Setup of north:
==> flow/design.v (excerpt) <==
module median_calc #(parameter POPSIZE = 100,DATA_WIDTH = 8)(
    input logic clk,
    input logic rst,
    input logic [DATA_WIDTH-1:0] data_in,
    input logic data_rdy,
    output [DATA_WIDTH-1:0] median,
    output data_vld
);
clock: 1.59 ns
lec_check: 0
abc_area: 1
cap_margin: 20
core_aspect_ratio: 0.92
core_margin: 2
core_utilization: 72
cts_cluster_diameter: 400
cts_cluster_size: 98
place_density: 0.6
slew_margin: 20
run.sh (not shown) runs the stock make flow with config.mk's settings and CLKGATE_MAP_FILE=.
In the summary table, north is marked failed, with error DPL-0038 raised in clock tree synthesis (4_1_cts).
Input-level comparison between south and north:
# north
export LEC_CHECK = 0
export ABC_AREA = 1
export CAP_MARGIN = 20
export CORE_ASPECT_RATIO = 0.92
export CORE_MARGIN = 2
export CORE_UTILIZATION = 72
export CTS_CLUSTER_DIAMETER = 400
export CTS_CLUSTER_SIZE = 98
export PLACE_DENSITY = 0.6
export SLEW_MARGIN = 20
create_clock -name core_clock -period 1.59 [get_ports {clk}]
# south
export LEC_CHECK = 0
export ABC_AREA = 1
export CAP_MARGIN = 20
export CORE_ASPECT_RATIO = 0.92
export CORE_MARGIN = 2
export CORE_UTILIZATION = 72
export PLACE_DENSITY = 0.6
export SLEW_MARGIN = 20
create_clock -name core_clock -period 1.95 [get_ports {clk}]
## What came out
south -> stages 100% | layout checks FAIL | negative setup slack
Taking north as the reference, in south final weighted congestion in routability-driven placement has increased; placed wire-length estimate saw a decrease; distinct cell type count of the synthesized netlist neither gained nor lost much; post-place setup slack moved up.
Pre-placement core utilization came out exactly the same in south and north.
Synthesized cell count came out exactly the same in south and north.
Modified inputs, east compared to south
# south
export LEC_CHECK = 0
export ABC_AREA = 1
export CAP_MARGIN = 20
export CORE_ASPECT_RATIO = 0.92
export CORE_MARGIN = 2
export CORE_UTILIZATION = 72
export PLACE_DENSITY = 0.6
export SLEW_MARGIN = 20
create_clock -name core_clock -period 1.95 [get_ports {clk}]
# east
export LEC_CHECK = 0
export CAP_MARGIN = 20
export CORE_MARGIN = 2
export CORE_UTILIZATION = 72
export CTS_CLUSTER_SIZE = 36
export PLACE_DENSITY_LB_ADDON = 0.2
export SETUP_SLACK_MARGIN = 0.64
export SLEW_MARGIN = 20
create_clock -name core_clock -period 2.59 [get_ports {clk}]
Findings:
- Of east and south, only east never reached the final stage.
- From the logs: south reached the end of the flow and failed the layout checks with negative setup slack.
- In terms of xor and xnor area share after synthesis, south and east differ only marginally.
- Going from south to east, chip area in the Yosys report shrinks by about 8%.
- Changes observed in east relative to south: post-place instance area went down 3200 um2; die width shows a reduction of 18 um; fraction of the mapped netlist area in simple logic gates now smaller; standard cell core area -8.1%; AND-OR/OR-AND share of the synthesized area shows an increase of 14 points.
- Average size of a mapped cell went up by more than a quarter going from south to east.
Inputs modified between east and west:
# east
export LEC_CHECK = 0
export CAP_MARGIN = 20
export CORE_MARGIN = 2
export CORE_UTILIZATION = 72
export CTS_CLUSTER_SIZE = 36
export PLACE_DENSITY_LB_ADDON = 0.2
export SETUP_SLACK_MARGIN = 0.64
export SLEW_MARGIN = 20
create_clock -name core_clock -period 2.59 [get_ports {clk}]
# west
export LEC_CHECK = 0
export CAP_MARGIN = 40
export CORE_MARGIN = 2
export CORE_UTILIZATION = 44
export MAX_ROUTING_LAYER = met4
export SLEW_MARGIN = 20
create_clock -name core_clock -period 3.5 [get_ports {clk}]
[summary]
Compared with east, west improves worst setup slack after placement. west reached the end of the flow, and the finished layout is clean on the timing, DRC and antenna checks. Total instance count after detailed placement in west is 6.5% higher than in east. Re die extent in x: west and east aren't equal, and the lower value belongs to east. Last weighted congestion value of the routability-driven placer went down by a few percent going from east to west. From east to west the numbers moved as follows: CTS buffer count now sits higher, die area rose 62%, number of storage elements in the synthesis netlist was more or less identical, core footprint now larger, number of buffers inserted by post-CTS setup repair decreased by 130 relative to the old numbers. Between east and west, the flow reports number of placement rows increasing by more than a quarter.

---

exp/violet:
The RTL this note starts from:
==> flow/design.v <==
module sort_reg #(parameter DATA_WIDTH =8)(
    input logic clk,
    input logic rst,
    input logic clr,
    input logic GT_in,
    input logic [DATA_WIDTH-1:0] data_in,
    input logic [DATA_WIDTH-1:0] prev_data,
    input logic data_rdy,
    output logic [DATA_WIDTH-1:0] data_out,
    output logic GT
);
logic [DATA_WIDTH-1:0] data_out_d;
logic [DATA_WIDTH-1:0] data_out_q;
assign GT = (data_in >data_out_q);
assign data_out = data_out_q;
always_ff@(posedge clk or posedge rst)begin
    if(rst)begin
        data_out_q <= 'b0;
    end else if(clr) begin
        data_out_q <= 'b0;
    end else begin
        data_out_q <= data_out_d;
    end
end
always_comb begin
    if(data_rdy) begin
        if(GT && GT_in)begin
            data_out_d = prev_data;
        end else if(GT && !GT_in) begin
            data_out_d = data_in;
        end else begin
            data_out_d = data_out_q;
        end
    end else begin
        data_out_d = data_out_q;
    end
end
endmodule
module median_calc #(parameter POPSIZE = 100,DATA_WIDTH = 8)(
    input logic clk,
    input logic rst,
    input logic [DATA_WIDTH-1:0] data_in,
    input logic data_rdy,
    output [DATA_WIDTH-1:0] median,
    output data_vld
);
logic [DATA_WIDTH-1:0] data_out_array[POPSIZE:0];
logic GT_array[POPSIZE:0];
logic [$clog2(POPSIZE):0] counter_d;
logic [$clog2(POPSIZE):0] counter_q;
logic [DATA_WIDTH-1:0] median_d;
logic [DATA_WIDTH-1:0] median_q;
logic data_vld_q;
logic data_vld_d;
logic reg_rst;
logic [DATA_WIDTH-1:0] data_in_d;
logic [DATA_WIDTH-1:0] data_in_q;
logic data_rdy_d;
logic data_rdy_q;
logic reg_rst_d;
logic reg_rst_q;
assign reg_rst = reg_rst_q;
assign data_rdy_d = data_rdy;
assign data_in_d = data_in;
assign GT_array[POPSIZE] = 0;
assign data_vld = data_vld_q;
assign median = median_q;
genvar i;
generate
  for (i = 0; i < POPSIZE; i++) begin : instance_gen
    if (i == 0) begin
      sort_reg #(
        .DATA_WIDTH(DATA_WIDTH)
      ) instance_0 (
        .clk(clk),
        .rst(rst),
        .clr(reg_rst),
        .GT_in(1'b0),
        .data_in(data_in),
        .prev_data('b0),
        .data_out(data_out_array[0]),
        .GT(GT_array[0]),
        .data_rdy(data_rdy)
      );
    end else begin
      sort_reg #(
        .DATA_WIDTH(DATA_WIDTH)
      ) instance_i (
        .clk(clk),
        .rst(rst),
        .clr(reg_rst),
        .GT_in(GT_array[i-1]),  
        .data_in(data_in),
        .prev_data(data_out_array[i-1]),  
        .data_out(data_out_array[i]),
        .GT(GT_array[i]),
        .data_rdy(data_rdy)
      );
    end
  end
endgenerate
always_ff@(posedge clk or posedge rst)begin
    if(rst)begin
        counter_q <= 'b0;
        median_q <= 'b0;
        data_vld_q <= 'b0;
        data_in_q <= 'b0;
        data_rdy_q <='b0;
        reg_rst_q <= 'b0;
    end else begin
        data_in_q <=data_in_d;
        data_rdy_q <=data_rdy_d;
        counter_q <= counter_d;
        median_q <= median_d;
        data_vld_q <= data_vld_d;
        reg_rst_q <= reg_rst_d;
    end
end
always_comb begin
    reg_rst_d = 'b0;
        data_vld_d = 'b0;
        counter_d = counter_q;
        median_d = median_q;
        if (counter_q == POPSIZE) begin
            median_d = (POPSIZE % 2 == 0) ? data_out_array[POPSIZE/2 - 1] : data_out_array[POPSIZE/2];
            reg_rst_d = 'b1;
            data_vld_d = 'b1;
            counter_d = 'b0;
        end else if(counter_q == 0) begin
            reg_rst_d ='b0;
        end
        if (data_rdy) begin
            counter_d = counter_q + 1;
        end
    end
endmodule
==> flow/config.mk <==
export PLATFORM = sky130hd
export DESIGN_NAME = median_calc
export DESIGN_NICKNAME = median_calc
export VERILOG_FILES = /design/flow/design.v
export SDC_FILE = /design/flow/constraint.sdc
export NUM_CORES = 4
export LEC_CHECK = 0
export ABC_AREA = 1
export CAP_MARGIN = 15
export CELL_PAD_IN_SITES_DETAIL_PLACEMENT = 0
export CELL_PAD_IN_SITES_GLOBAL_PLACEMENT = 2
export CORE_ASPECT_RATIO = 0.8
export CORE_MARGIN = 7
export CORE_UTILIZATION = 59
export CTS_CLUSTER_DIAMETER = 382
export GPL_ROUTABILITY_DRIVEN = 1
export GPL_TIMING_DRIVEN = 0
export MAX_ROUTING_LAYER = met4
export PLACE_DENSITY_LB_ADDON = 0.13
export SETUP_SLACK_MARGIN = 0.2
export SLEW_MARGIN = 20
export TNS_END_PERCENT = 65
==> flow/constraint.sdc <==
create_clock -name core_clock -period 2.61 [get_ports {clk}]
set_input_delay 0.5220 -clock core_clock [delete_from_list [all_inputs] [get_ports {clk}]]
set_output_delay 0.5220 -clock core_clock [all_outputs]
set_load 0.01 [all_outputs]
The log for exp/violet ends in global placement without I/O with error FLW-0024, so the run never completed.
Here is what was changed in the inputs of exp/indigo compared with exp/violet.
Settings: removing CORE_ASPECT_RATIO (formerly 0.8); setting PLACE_DENSITY to 0.6 for the first time; changing CORE_UTILIZATION from 59 to 65; removing PLACE_DENSITY_LB_ADDON (formerly 0.13); removing GPL_TIMING_DRIVEN (formerly 0); removing SETUP_SLACK_MARGIN (formerly 0.2); changing CAP_MARGIN from 15 to 20; removing ABC_AREA (formerly 1); removing CELL_PAD_IN_SITES_GLOBAL_PLACEMENT (formerly 2); removing CELL_PAD_IN_SITES_DETAIL_PLACEMENT (formerly 0); changing CORE_MARGIN from 7 to 2; changing CTS_CLUSTER_DIAMETER from 382 to 139; removing TNS_END_PERCENT (formerly 65); removing GPL_ROUTABILITY_DRIVEN (formerly 1); changing the clock period (ns, I/O delays scaled along) from 2.61 to 3.33.
--- outcome ---
In exp/indigo, the area fraction in and, or, nand and nor cells after synthesis came out 23 points below the value in exp/violet. exp/indigo completed; timing, DRC and antenna clean. Relative to exp/violet, area fraction in mux cells has increased by 6.9 points in exp/indigo. | share of synthesized cell area in and-or and or-and compound cells | exp/indigo vs exp/violet | 14 points higher |. Of the two values seen for prevailing logic family in the synthesized netlist, simple AND/OR/NAND/NOR gates was produced by exp/violet and AND-OR/OR-AND gates by exp/indigo. Comparing the two runs side by side, exp/indigo comes out ahead of exp/violet on area inside the core boundary. On die size, exp/indigo does better than exp/violet. On area fraction in full adders, half adders and majority gates, the higher figure sits with exp/indigo, not exp/violet. Compared with exp/violet, exp/indigo shows number of instances in the synthesized netlist lower by 34%. Number of enable flip-flop cells: exp/violet vs exp/indigo identical. exp/indigo ended up with a lower area figure in the yosys stat output than exp/violet did.
